Setup of old:
## huffman
module huffman(clk, reset, gray_valid, gray_data, CNT_valid, CNT1, CNT2, CNT3, CNT4, CNT5, CNT6,
    code_valid, HC1, HC2, HC3, HC4, HC5, HC6, M1, M2, M3, M4, M5, M6);
For scale: roughly 2500 cells after synthesis, roughly 0.017 mm2 of cells after synthesis.
export LEC_CHECK = 0
export ABC_AREA = 1
export CAP_MARGIN = 20
export CORE_MARGIN = 2
export CORE_UTILIZATION = 72
export CTS_CLUSTER_DIAMETER = 201
export CTS_CLUSTER_SIZE = 51
export MAX_ROUTING_LAYER = met4
export PLACE_DENSITY = 0.65
export SLEW_MARGIN = 20
create_clock -name core_clock -period 2.99 [get_ports {clk}]
run.sh (not shown) runs the stock make flow with config.mk's settings and CLKGATE_MAP_FILE=.
Run status, old: aborted in clock tree synthesis, error DPL-0038
--- input diff old..new ---
- clearing PLACE_DENSITY, which used to be 0.65
- clearing MAX_ROUTING_LAYER, which used to be met4
- swapping 201 for 29 in CTS_CLUSTER_DIAMETER
- clearing ABC_AREA, which used to be 1
- swapping 72 for 68 in CORE_UTILIZATION
- putting SETUP_SLACK_MARGIN at 0.69 where nothing was set
- swapping 51 for 15 in CTS_CLUSTER_SIZE
- swapping 2.99 for 5.56 in the clock period (ns, I/O delays scaled along)
[summary]
new got as far as global routing, where a tool error ended the run. Summary of new over old: xor and xnor area share after synthesis grew by 2.3 points, placeable core area grew by about 0.3%, horizontal die size held steady. Summary of new over old: count of library flops with an enable pin ~0 delta; compound-gate portion of the synthesized area -4.5 points; global placement routability congestion -0.14; yosys synthesis chip area -930 um2. old → new: area after synthesis saw a decrease; number of placed instances with taps included moved down; number of nets in the synthesized netlist has decreased.

huffman again, from the RTL that the note above started with.
make LEC_CHECK=0 CAP_MARGIN=25 CELL_PAD_IN_SITES_GLOBAL_PLACEMENT=3 CORE_MARGIN=9 CORE_UTILIZATION=40 CTS_CLUSTER_DIAMETER=210 GPL_ROUTABILITY_DRIVEN=1 HOLD_SLACK_MARGIN=-0.04 SLEW_MARGIN=40 finish   # period 6.2 ns
Then changed:
==> flow/config.mk (replaced) <==
export PLATFORM = sky130hd
export DESIGN_NAME = huffman
export DESIGN_NICKNAME = huffman
export VERILOG_FILES = /design/flow/design.v
export SDC_FILE = /design/flow/constraint.sdc
export NUM_CORES = 4
export LEC_CHECK = 0
export ABC_AREA = 0
export CAP_MARGIN = 20
export CORE_MARGIN = 2
export CORE_UTILIZATION = 72
export CTS_CLUSTER_DIAMETER = 373
export CTS_CLUSTER_SIZE = 100
export PLACE_DENSITY = 0.42
export SLEW_MARGIN = 20
==> flow/constraint.sdc (replaced) <==
create_clock -name core_clock -period 4.52 [get_ports {clk}]
set_input_delay 0.9040 -clock core_clock [delete_from_list [all_inputs] [get_ports {clk}]]
set_output_delay 0.9040 -clock core_clock [all_outputs]
set_load 0.01 [all_outputs]
=>
- The new run stopped in global routing (5_1_grt) (GRT-0232)
- synthesized cell count is unchanged
- die size goes down by well over a third
- area after synthesis does not change
Then changed:
--- a/flow/config.mk
+++ b/flow/config.mk
@@ -8 +7,0 @@
-export ABC_AREA = 0
@@ -11,4 +10,3 @@
-export CORE_UTILIZATION = 72
-export CTS_CLUSTER_DIAMETER = 373
-export CTS_CLUSTER_SIZE = 100
-export PLACE_DENSITY = 0.42
+export CORE_UTILIZATION = 70
+export CTS_CLUSTER_DIAMETER = 49
+export SETUP_SLACK_MARGIN = 1.03
==> flow/constraint.sdc (replaced) <==
create_clock -name core_clock -period 5.91 [get_ports {clk}]
set_input_delay 1.1820 -clock core_clock [delete_from_list [all_inputs] [get_ports {clk}]]
set_output_delay 1.1820 -clock core_clock [all_outputs]
set_load 0.01 [all_outputs]
Outcome: The changed run finished clean; synthesized cell count stays the same; synthesized area does not change; die area grows by 2.8%.

huffman again, from the RTL that the note above started with.
==> flow/design.v (excerpt) <==
module huffman(clk, reset, gray_valid, gray_data, CNT_valid, CNT1, CNT2, CNT3, CNT4, CNT5, CNT6,
    code_valid, HC1, HC2, HC3, HC4, HC5, HC6, M1, M2, M3, M4, M5, M6);
clock: 6.0 ns
lec_check: 0
cap_margin: 20
core_margin: 2
core_utilization: 40
slew_margin: 20
Rerun with:
Settings changed: ABC_AREA set to 1, CORE_UTILIZATION 40 to 72, CTS_CLUSTER_DIAMETER set to 360, CTS_CLUSTER_SIZE set to 51, HOLD_SLACK_MARGIN set to 0.3, PLACE_DENSITY set to 0.65.
Clock period 6.0 ns to 2.99 ns, I/O delays scaled along.
- The new run never finished: it broke off in 4_1_cts
- synthesized cell count rises by 59%
- die size falls by 41%
- area after synthesis rises by 5.8%

The RTL this note starts from:
==> flow/design.v <==
module huffman(clk, reset, gray_valid, gray_data, CNT_valid, CNT1, CNT2, CNT3, CNT4, CNT5, CNT6,
    code_valid, HC1, HC2, HC3, HC4, HC5, HC6, M1, M2, M3, M4, M5, M6);
input clk;
input reset;
input gray_valid;
input [7:0] gray_data;
output CNT_valid;
output [7:0] CNT1, CNT2, CNT3, CNT4, CNT5, CNT6;
output code_valid;
output [7:0] HC1, HC2, HC3, HC4, HC5, HC6;
output [7:0] M1, M2, M3, M4, M5, M6;
parameter Wait = 0;
parameter GetData = 1;
parameter Bubble = 2;
parameter Calculate = 3;
parameter Reorder = 4;
parameter Done = 5;
reg [2:0] state;
reg [7:0] gray_data_ [1:6];    
reg [5:0] group_ [1:6];        
reg [7:0] huffman_code [1:6];
reg [7:0] Mi_ [1:6];
reg [6:0] data_count;
reg [2:0] x, y;                
reg [2:0] last;                
reg [2:0] z;                   
reg finishGetData, finish;
assign CNT1 = gray_data_[1];
assign CNT2 = gray_data_[2];
assign CNT3 = gray_data_[3];
assign CNT4 = gray_data_[4];
assign CNT5 = gray_data_[5];
assign CNT6 = gray_data_[6];
assign CNT_valid = finishGetData;
assign HC1 = huffman_code[1];
assign HC2 = huffman_code[2];
assign HC3 = huffman_code[3];
assign HC4 = huffman_code[4];
assign HC5 = huffman_code[5];
assign HC6 = huffman_code[6];
assign M1 = Mi_[1];
assign M2 = Mi_[2];
assign M3 = Mi_[3];
assign M4 = Mi_[4];
assign M5 = Mi_[5];
assign M6 = Mi_[6];
assign code_valid = finish;
wire [7:0] upper_w = gray_data_[last - 3'd1];
wire [7:0] lower_w = gray_data_[last];
wire [5:0] upper_g = group_[last - 3'd1];
wire [5:0] lower_g = group_[last];
integer i;
always@(posedge clk)begin
  finishGetData <= 1'b0;
  finish <= 1'b0;
  if(reset)begin
	state <= Wait;
	data_count <= 7'd0;
	x <= 3'd1;
	y <= 3'd1;
	z <= 3'd1;
	last <= 3'd6;
	for(i = 1;i < 7;i = i + 1)begin
		gray_data_[i] <= 8'd0;
		group_[i] <= 6'd1 << (i - 1);
		Mi_[i] <= 8'd0;
		huffman_code[i] <= 8'd0;
	end
  end
  else begin
	case(state)
		Wait, GetData:begin
			if(gray_valid)begin
				state <= GetData;
				for(i = 1;i < 7;i = i + 1)
					if(gray_data == i)
						gray_data_[i] <= gray_data_[i] + 8'd1;
				data_count <= data_count + 7'd1;
				if(data_count == 7'd99)begin
					finishGetData <= 1'b1;
					state <= Bubble;
				end
			end
		end
		Bubble:begin
			if(gray_data_[x] < gray_data_[x + 3'd1])begin
				gray_data_[x] <= gray_data_[x + 3'd1];
				gray_data_[x + 3'd1] <= gray_data_[x];
				group_[x] <= group_[x + 3'd1];
				group_[x + 3'd1] <= group_[x];
			end
			if((x + y) < 6)
				x <= x + 3'd1;
			else begin
				x <= 3'd1;
				if(y == 3'd5)
					state <= Calculate;
				else
					y <= y + 3'd1;
			end
		end
		Calculate:begin
			for(i = 1;i < 7;i = i + 1)begin
				if(lower_g[i - 1])begin
					huffman_code[i] <= huffman_code[i] | (Mi_[i] + 8'd1);
					Mi_[i] <= {Mi_[i][6:0], 1'b1};
				end
				if(upper_g[i - 1])
					Mi_[i] <= {Mi_[i][6:0], 1'b1};
			end
			gray_data_[last - 3'd1] <= upper_w + lower_w;
			group_[last - 3'd1] <= upper_g | lower_g;
			last <= last - 3'd1;
			z <= last - 3'd1;
			if(last == 3'd2)begin
				finish <= 1'b1;
				state <= Done;
			end
			else
				state <= Reorder;
		end
		Reorder:begin
			if(z >= 3'd2 && gray_data_[z - 3'd1] < gray_data_[z])begin
				gray_data_[z] <= gray_data_[z - 3'd1];
				gray_data_[z - 3'd1] <= gray_data_[z];
				group_[z] <= group_[z - 3'd1];
				group_[z - 3'd1] <= group_[z];
				z <= z - 3'd1;
			end
			else
				state <= Calculate;
		end
		default:
			state <= Done;
	endcase
  end
end
endmodule
clock: 5.76 ns
lec_check: 0
cap_margin: 20
core_margin: 2
core_utilization: 65
cts_cluster_diameter: 29
setup_slack_margin: 0.69
slew_margin: 20
The first run went through all stages and came out clean.
==> next run, changes <==
Settings changed: CORE_UTILIZATION 65 to 71, CTS_CLUSTER_DIAMETER 29 to not set, SETUP_SLACK_MARGIN 0.69 to not set.
Clock period 5.76 ns to 3.27 ns, I/O delays scaled along.
This time the run did not get past 4_1_cts, error DPL-0038.
Synthesized cell count is unchanged.
Area after synthesis stays the same.
Die area goes down by a little under a tenth.
==> next run, changes <==
Settings changed: CELL_PAD_IN_SITES_GLOBAL_PLACEMENT set to 3, CORE_MARGIN 2 to 8, CORE_UTILIZATION 71 to 40, CTS_CLUSTER_DIAMETER set to 210.
Clock period 3.27 ns to 6.2 ns, I/O delays scaled along.
The changed run completed without violations.
Synthesized cell count is unchanged.
Die area grows by 96%.
Synthesized area is unchanged.
==> next run, changes <==
Settings changed: CELL_PAD_IN_SITES_GLOBAL_PLACEMENT 3 to not set, CORE_MARGIN 8 to 2, CORE_UTILIZATION 40 to 72, CTS_CLUSTER_DIAMETER 210 to not set, CTS_CLUSTER_SIZE set to 51, PLACE_DENSITY set to 0.65.
Clock period 6.2 ns to 2.99 ns, I/O delays scaled along.
What happened: The new run ended with an error in 4_1_cts; synthesized cell count is unchanged; die area came out lower by 50%; synthesized area does not change.
==> next run, changes <==
Settings changed: ABC_AREA set to 1, CORE_UTILIZATION 72 to 66, CTS_CLUSTER_DIAMETER set to 340, CTS_CLUSTER_SIZE 51 to 95, PLACE_DENSITY 0.65 to 0.41, TNS_END_PERCENT set to 5.
Clock period 2.99 ns to 3.35 ns, I/O delays scaled along.
Result:
- The changed run died in 5_1_grt (GRT-0232)
- die area increases by 15%
- synthesized cell count went up by 59%
- area after synthesis rises by 5.8%
==> next run, changes <==
Settings changed: ABC_AREA 1 to not set, CORE_UTILIZATION 66 to 65, CTS_CLUSTER_DIAMETER 340 to 30, CTS_CLUSTER_SIZE 95 to not set, HOLD_SLACK_MARGIN set to -0.09, PLACE_DENSITY 0.41 to not set, SETUP_SLACK_MARGIN set to -0.3, TNS_END_PERCENT 5 to not set.
Clock period 3.35 ns to 4.6 ns, I/O delays scaled along.
After rerunning: The changed run completed and failed the layout checks on setup timing; synthesized cell count decreases by 37%; die area decreases by 3.9%; synthesized area decreases by 5.5%.

RTL: the design.v shown in full above, as it stands there.
clock: 5.24 ns
lec_check: 0
cap_margin: 20
core_margin: 2
core_utilization: 65
cts_cluster_diameter: 41
cts_cluster_size: 72
setup_slack_margin: 0.67
slew_margin: 20
==> next run, changes <==
Settings changed: CORE_UTILIZATION 65 to 39, CTS_CLUSTER_DIAMETER 41 to default, CTS_CLUSTER_SIZE 72 to default, SETUP_SLACK_MARGIN 0.67 to default.
Clock period 5.24 ns to 6.0 ns, I/O delays scaled along.
After rerunning: The changed run completed with no timing, DRC or antenna violations. Setup slack improves by 0.19 ns. Wire length falls by 11%. First-iteration DRC count falls by 53%. Global-route usage falls by 17 points. Power falls by 20%. Cell count rises by 5.0%.
==> next run, changes <==
Settings changed: CORE_UTILIZATION 39 to 65, SETUP_SLACK_MARGIN from default to 0.67.
Clock period 6.0 ns to 5.24 ns, I/O delays scaled along.
After rerunning: The new run completed, yet does not pass: setup timing. Global-route usage rose by 17 points. Sequential power increases by 15%. Wire length climbs by 6.6%. Via count rises by 12%. Utilization increases by 38 points. Area after synthesis does not change.

main:
RTL: the design.v shown in full above, as it stands there.
clock: 5.71 ns
lec_check: 0
cap_margin: 35
cell_pad_in_sites_detail_placement: 0
cell_pad_in_sites_global_placement: 3
core_aspect_ratio: 1.69
core_margin: 2
core_utilization: 57
cts_cluster_diameter: 148
gpl_timing_driven: 1
hold_slack_margin: 0.14
max_routing_layer: met4
min_routing_layer: met2
setup_slack_margin: -0.1
slew_margin: 20
tns_end_percent: 15
main never completed, since it errored out during global placement without I/O.
Modified inputs, the feature branch compared to main
Settings: changing GPL_TIMING_DRIVEN from 1 to 0; setting CTS_CLUSTER_SIZE to 61 for the first time; changing CORE_MARGIN from 2 to 7; changing SLEW_MARGIN from 20 to 35.
Findings:
In the summary table, the feature branch is marked failed, with error GPL-0301 raised in global placement without I/O.
Comparing the feature branch against main, there is no change at all in total core area.
The die outline area in the feature branch is 1.12 times that in main.
NOTE die width main->the feature branch increased by a little under 10%
Between the feature branch and main, the synthesized net count does not differ in any meaningful way.
From the feature branch to main, synthesized instance count did not move at all.
The feature branch against main: die height went up by 4.5%; post-synthesis instance area was more or less identical.
Power and IR drop assume default switching activity.
